## emaxi
module emaxi( 
   wr_wait, rd_wait, rr_access, rr_packet, m_axi_awid, m_axi_awaddr,
   m_axi_awlen, m_axi_awsize, m_axi_awburst, m_axi_awlock,
   m_axi_awcache, m_axi_awprot, m_axi_awqos, m_axi_awvalid, m_axi_wid,
   m_axi_wdata, m_axi_wstrb, m_axi_wlast, m_axi_wvalid, m_axi_bready,
   m_axi_arid, m_axi_araddr, m_axi_arlen, m_axi_arsize, m_axi_arburst,
   m_axi_arlock, m_axi_arcache, m_axi_arprot, m_axi_arqos,
   m_axi_arvalid, m_axi_rready,
   wr_access, wr_packet, rd_access, rd_packet, rr_wait, m_axi_aclk,
   m_axi_aresetn, m_axi_awready, m_axi_wready, m_axi_bid, m_axi_bresp,
   m_axi_bvalid, m_axi_arready, m_axi_rid, m_axi_rdata, m_axi_rresp,
   m_axi_rlast, m_axi_rvalid
   );
==> flow/config.mk <==
export PLATFORM = sky130hd
export DESIGN_NAME = emaxi
export DESIGN_NICKNAME = emaxi
export VERILOG_FILES = /design/flow/design.v
export SDC_FILE = /design/flow/constraint.sdc
export NUM_CORES = 4
export LEC_CHECK = 0
export CAP_MARGIN = 20
export CORE_MARGIN = 2
export CORE_UTILIZATION = 33
export GPL_ROUTABILITY_DRIVEN = 1
export PLACE_DENSITY_LB_ADDON = 0.05
export SETUP_SLACK_MARGIN = -0.17
export SLEW_MARGIN = 20
==> flow/constraint.sdc <==
create_clock -name core_clock -period 2.47 [get_ports {m_axi_aclk}]
set_input_delay 0.4940 -clock core_clock [delete_from_list [all_inputs] [get_ports {m_axi_aclk}]]
set_output_delay 0.4940 -clock core_clock [all_outputs]
set_load 0.01 [all_outputs]
run.sh (not shown) runs the stock make flow with config.mk's settings and CLKGATE_MAP_FILE=.
The first run ran to the end with violations: setup timing.
==> next run, changes <==
- CORE_UTILIZATION: 33 -> 40
- GPL_ROUTABILITY_DRIVEN: 1 -> not set
- PLACE_DENSITY_LB_ADDON: 0.05 -> not set
- SETUP_SLACK_MARGIN: -0.17 -> not set
- clock period: 2.47 -> 2.12 ns (I/O delays scaled with it)
The changed run produced a layout that fails on setup timing.
Global-route usage is higher by 2.1 points.
Design area increases by 0.89%.
Sequential share of layout area fell by 0.50 points.
Register-to-register slack loses 0.21 ns.
==> next run, changes <==
- CORE_UTILIZATION: 40 -> 70
- SETUP_SLACK_MARGIN: not set -> 0.62
- clock period: 2.12 -> 2.08 ns (I/O delays scaled with it)
After rerunning:
- The changed run produced a layout that fails on setup timing
- sequential power increases by about 3%
- global-route usage increases by 20 points
- sequential cell count is unchanged
- worst hold slack got worse by 0.033 ns
- cell area increases by 1.7%
- worst setup slack got worse by 0.37 ns
- total power increases by 6.7%
- critical path depth decreases by 1
- first-iteration DRC count increases by 130%
- via count increases by 20%
- register-to-register slack got worse by 0.37 ns
==> next run, changes <==
- CORE_UTILIZATION: 70 -> 40
- SETUP_SLACK_MARGIN: 0.62 -> not set
- clock period: 2.08 -> 5.0 ns (I/O delays scaled with it)
With this change the flow went through all stages and came out clean.
Cell area shrinks by 7.6%.
Global-route usage came out lower by 20 points.
Wire length came out lower by 28%.
==> next run, changes <==
- CORE_UTILIZATION: 40 -> 72
- SETUP_SLACK_MARGIN: not set -> 0.62
- clock period: 5.0 -> 2.09 ns (I/O delays scaled with it)
What happened:
- The changed run did not get past 5_1_grt, error ODB-0269
- area after synthesis does not change
- synthesized cell count does not change
- die size came out lower by 44%

========
== red ==
emaxi again, from the RTL that the note above started with.
clock: 2.11 ns
lec_check: 0
cap_margin: 20
core_margin: 7
core_utilization: 55
cts_cluster_size: 16
place_density_lb_addon: 0.11
setup_slack_margin: -0.01
slew_margin: 20
tns_end_percent: 15
From the logs: red reached the end of the flow and failed the layout checks with negative setup slack.
Changes in blue relative to red:
Settings: SETUP_SLACK_MARGIN no longer set, was -0.01; PLACE_DENSITY_LB_ADDON no longer set, was 0.11; CORE_MARGIN now 2, was 7; CTS_CLUSTER_SIZE no longer set, was 16; TNS_END_PERCENT no longer set, was 15; CORE_UTILIZATION now 13, was 55; the clock period (ns, I/O delays scaled along) now 7.38, was 2.11.
blue: no failed stages, no open violations at the end. blue against red: count of clock-buffer cells in the layout now sits lower, switching component of the power now sits lower, total power consumption of the routed design now sits lower. Core occupancy in the finished layout on blue is down relative to red. The lower number of vias per cell came out of blue. Power density over cell area for blue is lower than for red. [blue] internal power fell about 70% relative to red. Going from red to blue, number of placed instances with taps included grows by about 80%. For blue, the class of the worst hold path was register to asynchronous set/reset pin, unlike red, where it was primary input to register. Looking at total of plain and repair buffers excluding clock buffers, blue sits 37% lower than red does.
Input changes introduced in green (baseline for comparison: blue):
Settings: CORE_UTILIZATION changed from 13 to 70; SETUP_SLACK_MARGIN newly set to 0.5; the clock period (ns, I/O delays scaled along) changed from 7.38 to 2.06.
Notes after the runs:
- green: y dimension of the die is 57% lower than what blue reported.
- From the logs: green reached the end of the flow and failed the layout checks with negative setup slack.
- For green, the highest-delay cell along the critical path was sky130_fd_sc_hd__dfrtp_4, unlike blue, where it was sky130_fd_sc_hd__clkdlybuf4s50_1.
- From blue to green the numbers moved as follows: number of endpoints failing setup at the final stage went up, final total power went up, combinational cell area excluding buffers and inverters has increased.

========
emaxi again, from the RTL that the note above started with.
==> flow/config.mk <==
export PLATFORM = sky130hd
export DESIGN_NAME = emaxi
export DESIGN_NICKNAME = emaxi
export VERILOG_FILES = /design/flow/design.v
export SDC_FILE = /design/flow/constraint.sdc
export NUM_CORES = 4
export LEC_CHECK = 0
export ABC_AREA = 1
export CAP_MARGIN = 20
export CORE_MARGIN = 2
export CORE_UTILIZATION = 72
export SLEW_MARGIN = 20
export TNS_END_PERCENT = 5
==> flow/constraint.sdc <==
create_clock -name core_clock -period 2.01 [get_ports {m_axi_aclk}]
set_input_delay 0.4020 -clock core_clock [delete_from_list [all_inputs] [get_ports {m_axi_aclk}]]
set_output_delay 0.4020 -clock core_clock [all_outputs]
set_load 0.01 [all_outputs]
The first run reached the layout checks and failed them: negative setup slack.
Then changed:
--- a/flow/config.mk
+++ b/flow/config.mk
@@ -11 +11 @@
-export CORE_UTILIZATION = 72
+export CORE_UTILIZATION = 57
==> flow/constraint.sdc (replaced) <==
create_clock -name core_clock -period 4.62 [get_ports {m_axi_aclk}]
set_input_delay 0.9240 -clock core_clock [delete_from_list [all_inputs] [get_ports {m_axi_aclk}]]
set_output_delay 0.9240 -clock core_clock [all_outputs]
set_load 0.01 [all_outputs]
Effect: With this change the flow ran to the end with no violations; die area goes up by about 26%; synthesized cell count is unchanged; count of clock-buffer cells in the layout increases by 29; power fell by 63%.
Then changed:
--- a/flow/config.mk
+++ b/flow/config.mk
@@ -8 +7,0 @@
-export ABC_AREA = 1
@@ -11 +10,2 @@
-export CORE_UTILIZATION = 57
+export CORE_UTILIZATION = 70
+export CTS_CLUSTER_SIZE = 14
@@ -13 +12,0 @@
-export TNS_END_PERCENT = 5
==> flow/constraint.sdc (replaced) <==
create_clock -name core_clock -period 2.02 [get_ports {m_axi_aclk}]
set_input_delay 0.4040 -clock core_clock [delete_from_list [all_inputs] [get_ports {m_axi_aclk}]]
set_output_delay 0.4040 -clock core_clock [all_outputs]
set_load 0.01 [all_outputs]
This time the run completed and failed the layout checks on negative setup slack.
Clock skew increases by 0.011 ns.
Wire length increases by a little under a tenth.
Clock power increases by well over a third.
Via count decreases by roughly a tenth.
Core utilization increases by 21 points.
Combinational power increases to 2.7 times its value.
Critical path depth increases by 4.
Synthesized area decreases by a few percent.
Then changed:
--- a/flow/config.mk
+++ b/flow/config.mk
@@ -11 +11 @@
-export CTS_CLUSTER_SIZE = 14
+export SETUP_SLACK_MARGIN = 0.54
==> flow/constraint.sdc (replaced) <==
create_clock -name core_clock -period 2.06 [get_ports {m_axi_aclk}]
set_input_delay 0.4120 -clock core_clock [delete_from_list [all_inputs] [get_ports {m_axi_aclk}]]
set_output_delay 0.4120 -clock core_clock [all_outputs]
set_load 0.01 [all_outputs]
The changed run ran to the end with violations: negative setup slack.
Sequential share of layout area went down by 1.2 points.
Clock power barely changes.
Die area is unchanged.
Clock skew went up by 0.0060 ns.
Register-to-register slack got worse by 0.13 ns.
Routed wire length went up by about 9%.
Cell count went up by 2.0%.
Via count went up by 4.7%.
Power is about the same.
Critical path depth went up by 1.
Design area went up by about 2.6%.
Then changed:
--- a/flow/config.mk
+++ b/flow/config.mk
@@ -7,0 +8 @@
+export ABC_AREA = 1
@@ -11 +12 @@
-export SETUP_SLACK_MARGIN = 0.54
+export SETUP_SLACK_MARGIN = 0.94
==> flow/constraint.sdc (replaced) <==
create_clock -name core_clock -period 5.04 [get_ports {m_axi_aclk}]
set_input_delay 1.0080 -clock core_clock [delete_from_list [all_inputs] [get_ports {m_axi_aclk}]]
set_output_delay 1.0080 -clock core_clock [all_outputs]
set_load 0.01 [all_outputs]
This time the run ran to the end with no violations; routed wire length is lower by 15%; global-route usage shrinks by 2.4 points; critical path depth falls by 4; non-clock buffer count falls by 453; count of clock-buffer cells in the layout climbs by 10; setup slack gets better by 2.0 ns; via count rises by 11%; area after synthesis grows by 3.5%; cell area is lower by 6.3%; hold slack improved by 0.26 ns.
Then changed:
--- a/flow/config.mk
+++ b/flow/config.mk
@@ -8 +7,0 @@
-export ABC_AREA = 1
@@ -11,2 +10 @@
-export CORE_UTILIZATION = 70
-export SETUP_SLACK_MARGIN = 0.94
+export CORE_UTILIZATION = 66
==> flow/constraint.sdc (replaced) <==
create_clock -name core_clock -period 2.6 [get_ports {m_axi_aclk}]
set_input_delay 0.5200 -clock core_clock [delete_from_list [all_inputs] [get_ports {m_axi_aclk}]]
set_output_delay 0.5200 -clock core_clock [all_outputs]
set_load 0.01 [all_outputs]
Non-clock buffer count rose by 186.
Wire length fell by roughly a tenth.
Global-route usage fell by 4.6 points.
Power rose by well over a third.
Synthesized area fell by a few percent.
Sequential share of layout area fell by 0.77 points.
Die area rose by a few percent.
Sequential power rose by well over a third.
Design area rose slightly.
Clock-buffer cell count rose by 5.

========
v27:
Starting RTL as in the previous note.
clock: 5.54 ns
lec_check: 0
cap_margin: 30
core_margin: 2
core_utilization: 34
cts_cluster_diameter: 119
gpl_timing_driven: 0
min_routing_layer: met2
place_density_lb_addon: 0.25
setup_slack_margin: -0.37
slew_margin: 20
tns_end_percent: 35
v27: PASS, flow complete, no timing, DRC or antenna violations
What v25 does differently from v27 at the input level:
- swapping 35 for 5 in TNS_END_PERCENT
- clearing MIN_ROUTING_LAYER, which used to be met2
- clearing PLACE_DENSITY_LB_ADDON, which used to be 0.25
- clearing SETUP_SLACK_MARGIN, which used to be -0.37
- swapping 34 for 50 in CORE_UTILIZATION
- clearing CTS_CLUSTER_DIAMETER, which used to be 119
- clearing GPL_TIMING_DRIVEN, which used to be 0
- swapping 30 for 20 in CAP_MARGIN
- swapping 5.54 for 4.18 in the clock period (ns, I/O delays scaled along)
Notes after the runs:
Looking at met3 track utilization from global routing, v25 sits 37 points lower than v27 does.
Via count of the routed design sits lower in v25 than in v27.
v25: utilization 17 points above v27
Going from v27 to v25, count of clock-net buffers in the final layout shrank by a few percent.
Looking at slowest cell on the critical path, the sky130_fd_sc_hd__dfxtp_4 result is from v25; the sky130_fd_sc_hd__clkdlybuf4s50_1 one comes from v27.
v25 against v27; die size is down by more than a quarter.
Taking v27 as the reference, in v25 wire length the detailed router placed on met1 shows an increase of 73 mm, area of all placed cells without fillers down about 5%, setup slack saw a decrease, number of antenna cells inserted decreased by 33 relative to the old numbers.
The following lists how v42 was set up differently from v25:
- TNS_END_PERCENT no longer set, was 5
- CORE_UTILIZATION now 56, was 50
- the clock period (ns, I/O delays scaled along) now 3.6, was 4.18
[summary]
- In summary, v42 completed successfully, with a layout that passed the timing, design-rule and antenna checks.
- [compare] base=v25 new=v42: maximum clock skew at final layout comparable, power density over the cells saw an increase, setup slack after placement dropped 200 ps.
- Between v25 and v42, the flow reports global-route wire length before repair decreasing slightly.
- Lower total die size was reported by v42, not v25.
- Area growth from synthesis to layout: higher on v42
[inputs] v52 vs v42
- a change of CORE_UTILIZATION from 56 to 40
Findings:
- Per the final summary, v52 finished and its layout is clean on timing, DRC and antenna.
- A path category of the worst min-delay check of reg2reg is what v42 shows, while reg2async belongs to v52.
- v52 against v42: via count went up 0.35%; count of unresolved DRC violations after routing essentially unchanged; number of clock buffers in the layout increased 1.7%; smallest setup slack after layout lower; number of antenna violations at the first check in global routing fell by 9.

========
Starting RTL as in the previous note.
make LEC_CHECK=0 CAP_MARGIN=20 CORE_MARGIN=2 CORE_UTILIZATION=50 CTS_CLUSTER_SIZE=98 SLEW_MARGIN=20 TNS_END_PERCENT=10 finish   # period 2.15 ns
The starting point reached the layout checks and failed them: setup timing.
Next try:
- CORE_UTILIZATION: 50 -> 57
- CTS_CLUSTER_SIZE: 98 -> unset
- TNS_END_PERCENT: 10 -> 5
- clock period: 2.15 -> 4.17 ns (I/O delays scaled with it)
Outcome:
- With this change the flow ran to the end with no violations
- clock power came out lower by 48%
- setup slack is better by 1.1 ns
- worst hold slack gains 0.23 ns
- synthesized cell count is unchanged
- routed wire length drops by 4.4%
Next try:
- SETUP_SLACK_MARGIN: unset -> -0.33
- clock period: 4.17 -> 4.42 ns (I/O delays scaled with it)
Effect: Clock-buffer cell count does not change. Worst setup slack gets better by 0.24 ns. Cell count decreases by 0.41%.
Next try:
- CORE_UTILIZATION: 57 -> 60
- SETUP_SLACK_MARGIN: -0.33 -> 0.94
- TNS_END_PERCENT: 5 -> unset
- clock period: 4.42 -> 3.55 ns (I/O delays scaled with it)
=> The changed run completed with no timing, DRC or antenna violations. Hold slack gains 0.026 ns. Global-route usage increases by 0.54 points. Final cell count is about the same. Power increases by 26%. First-iteration DRC count increases by 7.3%.

========
Setup of P:
Starting RTL as in the previous note.
Design emaxi, start of the top module:
module emaxi( 
   wr_wait, rd_wait, rr_access, rr_packet, m_axi_awid, m_axi_awaddr,
   m_axi_awlen, m_axi_awsize, m_axi_awburst, m_axi_awlock,
   m_axi_awcache, m_axi_awprot, m_axi_awqos, m_axi_awvalid, m_axi_wid,
   m_axi_wdata, m_axi_wstrb, m_axi_wlast, m_axi_wvalid, m_axi_bready,
   m_axi_arid, m_axi_araddr, m_axi_arlen, m_axi_arsize, m_axi_arburst,
   m_axi_arlock, m_axi_arcache, m_axi_arprot, m_axi_arqos,
   m_axi_arvalid, m_axi_rready,
   wr_access, wr_packet, rd_access, rd_packet, rr_wait, m_axi_aclk,
   m_axi_aresetn, m_axi_awready, m_axi_wready, m_axi_bid, m_axi_bresp,
   m_axi_bvalid, m_axi_arready, m_axi_rid, m_axi_rdata, m_axi_rresp,
   m_axi_rlast, m_axi_rvalid
   );
Settings: LEC_CHECK=0, CAP_MARGIN=20, CELL_PAD_IN_SITES_DETAIL_PLACEMENT=1, CELL_PAD_IN_SITES_GLOBAL_PLACEMENT=2, CORE_MARGIN=2, CORE_UTILIZATION=40, CTS_CLUSTER_DIAMETER=259, GPL_TIMING_DRIVEN=0, HOLD_SLACK_MARGIN=0.2, MAX_ROUTING_LAYER=met4, MIN_ROUTING_LAYER=met2, PLACE_DENSITY_LB_ADDON=0.05, SLEW_MARGIN=20, TNS_END_PERCENT=60; clock period 5.34 ns.
P completed end to end with timing, DRC and antenna clean.
Edits applied to the flow inputs when going from P to Q:
Settings: a change of CELL_PAD_IN_SITES_GLOBAL_PLACEMENT from 2 to 1; a change of CTS_CLUSTER_DIAMETER from 259 to 228; a deleted MIN_ROUTING_LAYER that had been met2.
==> results <==
No run among P and Q stopped early or left any final violation; all are clean.
Delta (Q minus P): utilization of the core after routing decreased by 0.26 points relative to the old numbers, register-to-register slack picked up an extra 690 ps.
Per the comparison of Q with P, routed wire length shows a reduction of 6.4%; routed via count divided by cell count fell about 24%.
Q against P; vias after detailed routing is down by more than 10%.
Q: number of global-route vias before repair is 19100 lower than what P reported.
Summary of Q over P: total negative slack shows no meaningful change; post-layout minimum cycle time decreased by 28 ps relative to the old numbers.
Power figures rest on the tool's default switching activity, not on a simulated workload.
